==> run a: inputs <==
## topmodule
module topmodule( input clk,
input rst,
output [3:0] anode,
output [7:0] cathode,
input B1, B2, B3, B4,
input [4:0] operation);
wire refreshclock;
wire refreshtick;
wire [1:0] refreshcounter;
wire [3:0] digit1;
wire [3:0] digit2;
wire [3:0] digit3;
wire [3:0] digit4;
wire [7:0] digit1disp;
wire [7:0] digit2disp;
wire [7:0] digit3disp;
wire [7:0] digit4disp;
wire dot;
wire [3:0] final1, final2, final3, final4; 
wire [13:0] result;     
wire negative_sign;                
clockDivider refreshclockGenerator( .clk(clk),.clk_out(refreshclock),.tick(refreshtick),.rst(rst));
refreshCounter counter(.clk(clk),.rst(rst),.en(refreshtick),.refreshcounter(refreshcounter));
anodeControl anodeControl(.refreshcounter(refreshcounter),.anode(anode));
increment case1(.clk(clk), .en(refreshtick), .rst(rst),.button(B1),.in(digit1));
increment case2(.clk(clk), .en(refreshtick), .rst(rst),.button(B2),.in(digit2));
  ...
Settings: LEC_CHECK=0, ABC_AREA=1, CAP_MARGIN=20, CELL_PAD_IN_SITES_DETAIL_PLACEMENT=0, CELL_PAD_IN_SITES_GLOBAL_PLACEMENT=0, CORE_ASPECT_RATIO=0.67, CORE_MARGIN=2, CORE_UTILIZATION=72, CTS_CLUSTER_DIAMETER=233, CTS_CLUSTER_SIZE=90, GPL_ROUTABILITY_DRIVEN=0, MAX_ROUTING_LAYER=met5, MIN_ROUTING_LAYER=met1, PLACE_DENSITY=0.42, SETUP_SLACK_MARGIN=-0.38, SLEW_MARGIN=30; clock period 19.0 ns.
run.sh (not shown) runs the stock make flow with config.mk's settings and CLKGATE_MAP_FILE=.
==> run b (differences from run a) <==
==> flow/config.mk (replaced) <==
export PLATFORM = sky130hd
export DESIGN_NAME = topmodule
export DESIGN_NICKNAME = topmodule
export VERILOG_FILES = /design/flow/design.v
export SDC_FILE = /design/flow/constraint.sdc
export NUM_CORES = 4
export LEC_CHECK = 0
export CAP_MARGIN = 20
export CORE_MARGIN = 2
export CORE_UTILIZATION = 40
export SLEW_MARGIN = 20
==> flow/constraint.sdc (replaced) <==
create_clock -name core_clock -period 30.0 [get_ports {clk}]
set_input_delay 6.0000 -clock core_clock [delete_from_list [all_inputs] [get_ports {clk}]]
set_output_delay 6.0000 -clock core_clock [all_outputs]
set_load 0.01 [all_outputs]
==> run c (differences from run a) <==
==> flow/config.mk (replaced) <==
export PLATFORM = sky130hd
export DESIGN_NAME = topmodule
export DESIGN_NICKNAME = topmodule
export VERILOG_FILES = /design/flow/design.v
export SDC_FILE = /design/flow/constraint.sdc
export NUM_CORES = 4
export LEC_CHECK = 0
export CAP_MARGIN = 20
export CORE_MARGIN = 2
export CORE_UTILIZATION = 59
export SLEW_MARGIN = 20
==> flow/constraint.sdc (replaced) <==
create_clock -name core_clock -period 13.6 [get_ports {clk}]
set_input_delay 2.7200 -clock core_clock [delete_from_list [all_inputs] [get_ports {clk}]]
set_output_delay 2.7200 -clock core_clock [all_outputs]
set_load 0.01 [all_outputs]
==> run d (differences from run a) <==
==> flow/config.mk (replaced) <==
export PLATFORM = sky130hd
export DESIGN_NAME = topmodule
export DESIGN_NICKNAME = topmodule
export VERILOG_FILES = /design/flow/design.v
export SDC_FILE = /design/flow/constraint.sdc
export NUM_CORES = 4
export LEC_CHECK = 0
export ABC_AREA = 1
export CAP_MARGIN = 20
export CORE_MARGIN = 2
export CORE_UTILIZATION = 70
export SLEW_MARGIN = 20
==> flow/constraint.sdc (replaced) <==
create_clock -name core_clock -period 40.4 [get_ports {clk}]
set_input_delay 8.0800 -clock core_clock [delete_from_list [all_inputs] [get_ports {clk}]]
set_output_delay 8.0800 -clock core_clock [all_outputs]
set_load 0.01 [all_outputs]
==> comparison <==
Run c finished but fails on negative setup slack. Run b completed with no timing, DRC or antenna violations. Run a failed in global routing (5_1_grt) on GRT-0232. Run d completed without violations.
The highest clock skew belongs to run d, the lowest to run c.
The clock power of run c is 2.9 times that of run d.
In run b the sequential share of layout area is higher than in run c, by 1.8 points.
The highest critical path depth belongs to run d, the lowest to run b.
The lowest via count belongs to run b, the highest to run c.
Cell area, lowest first: run d, run b, run c.
Hold slack: run d < run c < run b.
The highest final cell count belongs to run d, the lowest to run b.
Routed wire length: run c > run b > run d.
Non-clock buffer count: run c is higher than run d (330).

========
==> wip/sierra: inputs <==
==> flow/design.v <==
`timescale 1ns / 1ps
module clockDivider(input clk, rst, output reg clk_out, output tick);
reg [31:0] count; 
parameter n = 20;
always @ (posedge(clk), posedge(rst)) begin 
if (rst == 1'b1)
count <= 32'b0;
else if (count == n-1)
count <= 32'b0;
else
count <= count + 1;
end
always @ (posedge(clk), posedge(rst)) begin
if (rst == 1'b1)
clk_out <= 1'b0;
else if (count == n-1)
  clk_out <= ~clk_out;
else
 clk_out <= clk_out;
end
assign tick = (count == n-1) & ~clk_out;
endmodule
`timescale 1ns / 1ps
module refreshCounter(
input clk,
input rst,
input en,
output reg[1:0] refreshcounter
    );
    always@(posedge clk, posedge rst)
    if (rst)
    refreshcounter <= 2'd0;
    else if (en)
    refreshcounter <= refreshcounter +1; 
endmodule
`timescale 1ns / 1ps
module anodeControl(
input [1:0] refreshcounter,
output reg [3:0] anode
    );
    always @(refreshcounter)
    begin 
    case(refreshcounter)
    2'b00:
      anode= 4'b1110;
    2'b01:
      anode= 4'b1101;
    2'b10:
      anode= 4'b1011;
    2'b11:
      anode= 4'b0111;
      endcase
      end
endmodule
`timescale 1ns / 1ps
module increment(
input clk,
input rst,
input en,
input button,
output reg [3:0]in 
    );
        reg push_f;
       reg push_sync;
       reg push_sync_f;
       wire push_edge;
       always@(posedge clk, posedge rst) begin
       if (rst) begin
           push_f <= 1'b0;
           push_sync <= 1'b0;
       end else if (en) begin
           push_f <= button;
           push_sync <= push_f;    
       end
       end
       always @(posedge clk, posedge rst) begin
       if (rst) begin
           push_sync_f <= 1'b0;
       end else if (en) begin
           push_sync_f <= push_sync;
           end
       end
       assign push_edge = push_sync & ~push_sync_f;
       always @(posedge clk, posedge rst)
       begin
       if(rst)begin
       in<=0;
       end
       else if (en && push_edge)
       begin
          if (in!=9)
          in<=in+1;
          else
          in<=0;
          end
      end
endmodule
module operations(
input clk,
input en,
input [4:0] operation,
input reset,
input [3:0] dig1, dig2, dig3, dig4,
output reg [13:0] result,
output reg  negative_sign,
output reg dot
    );
    reg [7:0] num1, num2;
    always @(posedge clk) begin
      if (en) begin
        if (reset == 1) begin
            num1 <= 0;
            num2 <= 0;
        end
        else begin
            num1 <= (dig1 * 10) + dig2;
            num2 <= (dig3 * 10) + dig4;
        end
      end
    end
    always @(posedge (clk))
     begin
      if (en) begin
        if (reset == 1) begin
            result <= 16'b0;
             negative_sign <= 0;
             dot<=0;
        end
        else if (operation[0] == 1) begin     
            result <= num1 + num2;
             negative_sign <= 0;
             dot<=1;
        end
        else if (operation[1] == 1) begin     
          if (num1==num2) begin
                      result <= 0;
                      negative_sign <= 0;
                      dot<=1;
                  end
            if (num1>num2) begin
                result <= num1 - num2;
                negative_sign <= 0;
                dot<=1;
            end
            if (num2>num1) begin
                result <= num2 - num1;
                negative_sign <=  1;
                dot<=1;
            end
        end
        else if (operation[2] == 1) begin     
            result <= num1 * num2;
             negative_sign <= 0;
             dot<=1;
        end
        else if (operation[3] == 1) begin     
            result <= (num2 == 0) ? 14'd0 : num1 / num2;
             negative_sign <= 0;
            dot<=1;
        end
         else if (operation[4] == 1) begin     
                   result<= (num1 *100) + num2;
                    negative_sign <= 0;
                   dot<=0;
               end
        else
        begin
        result<= (num1 *100) + num2;
        negative_sign <= 0;
        dot<=0;
        end
      end
   end
endmodule
`timescale 1ns / 1ps
module seperate_results(input clk,
input en,
input [13:0] result,
output reg [3:0] final1, final2, final3, final4
    );
    always @(posedge clk) begin
        if (en) begin
        final1<= (result)%10;
        final2<= (result/10)%10;
        final3<= (result/100)%10;
        final4<= (result/1000)%10;
        end
    end
endmodule
module seven_seg(
input clk,
input rst,
input en,
input [3:0] in,
input dot,
output reg [7:0] out
    );
    always @(posedge(clk)) begin
                  if (en) begin
                    case(in)
                        4'b0000:             
                        out[6:0] <= 7'b0000001;    
                        4'b0001:             
                         out[6:0] <= 7'b1001111;
                        4'b0010:             
                         out[6:0] <= 7'b0010010; 
                        4'b0011:             
                         out[6:0] <= 7'b0000110;
                        4'b0100:             
                         out[6:0] <= 7'b1001100;
                        4'b0101:             
                         out[6:0] <= 7'b0100100;
                        4'b0110:             
                         out[6:0] <= 7'b0100000;
                        4'b0111:             
                         out[6:0] <= 7'b0001111;
                        4'b1000:             
                         out[6:0] <= 7'b0000000;
                        4'b1001:             
                         out[6:0] <= 7'b0000100;
                        4'b1010: 
                         out[6:0] <= 7'b1111110;                        
                        default:
                         out[6:0] <= out[6:0];
                    endcase 
                    out[7] <= dot;
                  end
    end
endmodule
`timescale 1ns / 1ps
module BCDcontrol(
input [7:0] digit1,
input [7:0] digit2,
input [7:0] digit3,
input [7:0] digit4,
input [1:0] refreshcounter,
output reg [7:0] outDigit
    );
    always @(*)
        begin 
        case(refreshcounter)
        2'd0:
          outDigit= digit1;
        2'd1:
          outDigit= digit2;
        2'd2:
          outDigit= digit3;
        2'd3:
          outDigit= digit4;
          endcase
          end
endmodule
module topmodule( input clk,
input rst,
output [3:0] anode,
output [7:0] cathode,
input B1, B2, B3, B4,
input [4:0] operation);
wire refreshclock;
wire refreshtick;
wire [1:0] refreshcounter;
wire [3:0] digit1;
wire [3:0] digit2;
wire [3:0] digit3;
wire [3:0] digit4;
wire [7:0] digit1disp;
wire [7:0] digit2disp;
wire [7:0] digit3disp;
wire [7:0] digit4disp;
wire dot;
wire [3:0] final1, final2, final3, final4; 
wire [13:0] result;     
wire negative_sign;                
clockDivider refreshclockGenerator( .clk(clk),.clk_out(refreshclock),.tick(refreshtick),.rst(rst));
refreshCounter counter(.clk(clk),.rst(rst),.en(refreshtick),.refreshcounter(refreshcounter));
anodeControl anodeControl(.refreshcounter(refreshcounter),.anode(anode));
increment case1(.clk(clk), .en(refreshtick), .rst(rst),.button(B1),.in(digit1));
increment case2(.clk(clk), .en(refreshtick), .rst(rst),.button(B2),.in(digit2));
increment case3(.clk(clk), .en(refreshtick), .rst(rst),.button(B3),.in(digit3));
increment case4(.clk(clk), .en(refreshtick), .rst(rst),.button(B4),.in(digit4));
operations operate(.clk(clk), .en(refreshtick),.operation(operation), .reset(rst), .dig1(digit1), .dig2(digit2), .dig3(digit3),.dig4(digit4), .result(result), .negative_sign(negative_sign),.dot(dot));
seperate_results seperate(.clk(clk), .en(refreshtick), .result(result), .final1(final1), .final2(final2), .final3(final3), .final4(final4));
seven_seg display1(.clk(clk), .en(refreshtick),.in(final1),.dot(1'b1),.rst(rst),.out(digit1disp));
seven_seg display2(.clk(clk), .en(refreshtick),.in(final2),.dot(1'b1),.rst(rst),.out(digit2disp));
seven_seg display3(.clk(clk), .en(refreshtick),.in(final3),.dot(dot),.rst(rst),.out(digit3disp));
seven_seg display4(.clk(clk), .en(refreshtick),.in((negative_sign) ? 4'b1010 : final4),.dot(1'b1),.rst(rst),.out(digit4disp)); 
BCDcontrol control(.digit1(digit1disp), .digit2(digit2disp),.digit3(digit3disp), .digit4(digit4disp),.refreshcounter(refreshcounter),.outDigit(cathode));
endmodule
==> flow/run.sh <==
#!/bin/bash
# the make line also repeats each setting of config.mk as NAME=value (left out here)
make -C /OpenROAD-flow-scripts/flow DESIGN_CONFIG=/design/flow/config.mk WORK_HOME=/design/flow/orfs CLKGATE_MAP_FILE= finish
==> flow/config.mk <==
export PLATFORM = sky130hd
export DESIGN_NAME = topmodule
export DESIGN_NICKNAME = topmodule
export VERILOG_FILES = /design/flow/design.v
export SDC_FILE = /design/flow/constraint.sdc
export NUM_CORES = 4
export LEC_CHECK = 0
export CAP_MARGIN = 20
export CELL_PAD_IN_SITES_DETAIL_PLACEMENT = 2
export CELL_PAD_IN_SITES_GLOBAL_PLACEMENT = 3
export CORE_ASPECT_RATIO = 1.24
export CORE_MARGIN = 2
export CORE_UTILIZATION = 18
export CTS_CLUSTER_DIAMETER = 129
export CTS_CLUSTER_SIZE = 95
export MAX_ROUTING_LAYER = met5
export MIN_ROUTING_LAYER = met2
export PLACE_DENSITY_LB_ADDON = 0.18
export SETUP_SLACK_MARGIN = 2.04
export SLEW_MARGIN = 25
==> flow/constraint.sdc <==
create_clock -name core_clock -period 23.5 [get_ports {clk}]
set_input_delay 4.7000 -clock core_clock [delete_from_list [all_inputs] [get_ports {clk}]]
set_output_delay 4.7000 -clock core_clock [all_outputs]
set_load 0.01 [all_outputs]
==> wip/pepper: changes against wip/sierra <==
Settings changed: ABC_AREA set to 1, CELL_PAD_IN_SITES_DETAIL_PLACEMENT 2 to not set, CELL_PAD_IN_SITES_GLOBAL_PLACEMENT 3 to not set, CORE_ASPECT_RATIO 1.24 to not set, CORE_UTILIZATION 18 to 68, CTS_CLUSTER_DIAMETER 129 to not set, CTS_CLUSTER_SIZE 95 to not set, MAX_ROUTING_LAYER met5 to not set, MIN_ROUTING_LAYER met2 to not set, PLACE_DENSITY_LB_ADDON 0.18 to not set, SETUP_SLACK_MARGIN 2.04 to not set, SLEW_MARGIN 25 to 20.
==> flow/constraint.sdc (replaced) <==
create_clock -name core_clock -period 23.7 [get_ports {clk}]
set_input_delay 4.7400 -clock core_clock [delete_from_list [all_inputs] [get_ports {clk}]]
set_output_delay 4.7400 -clock core_clock [all_outputs]
set_load 0.01 [all_outputs]
==> CHANGELOG.md <==
## Flow update

- Non-CTS buffers: 127
- Logic family by area: simple AND/OR/NAND/NOR gates
- Sum Neg Setup Slack: 0 ns
- Area of the mapped netlist: 20,200 um2
- Layout Utilization: 75.9%
- Status: no timing/DRC/antenna violations
- PostCTS Resize Cnt: 4
- OpenROAD warning count: 65
- Bufs and invs on worst path: 26
- Area growth syn-to-layout: 10.7%
- Signal buf overhead: 4.58%
The numbers above come from wip/pepper.

==> CHANGELOG.md <==
## Flow update

- Final worst slack: -2.05 ns
- Final setup violation count: 2
- Layout Utilization: 23.0%
- SO Faults: negative setup slack
- Status: finished with violations
- Non-CTS buffers: 379
- Signal buf overhead: 11.3%
- OpenROAD warning count: 66
The numbers above come from wip/sierra.

No activity file was given, so power comes from the tool's default toggle rates.
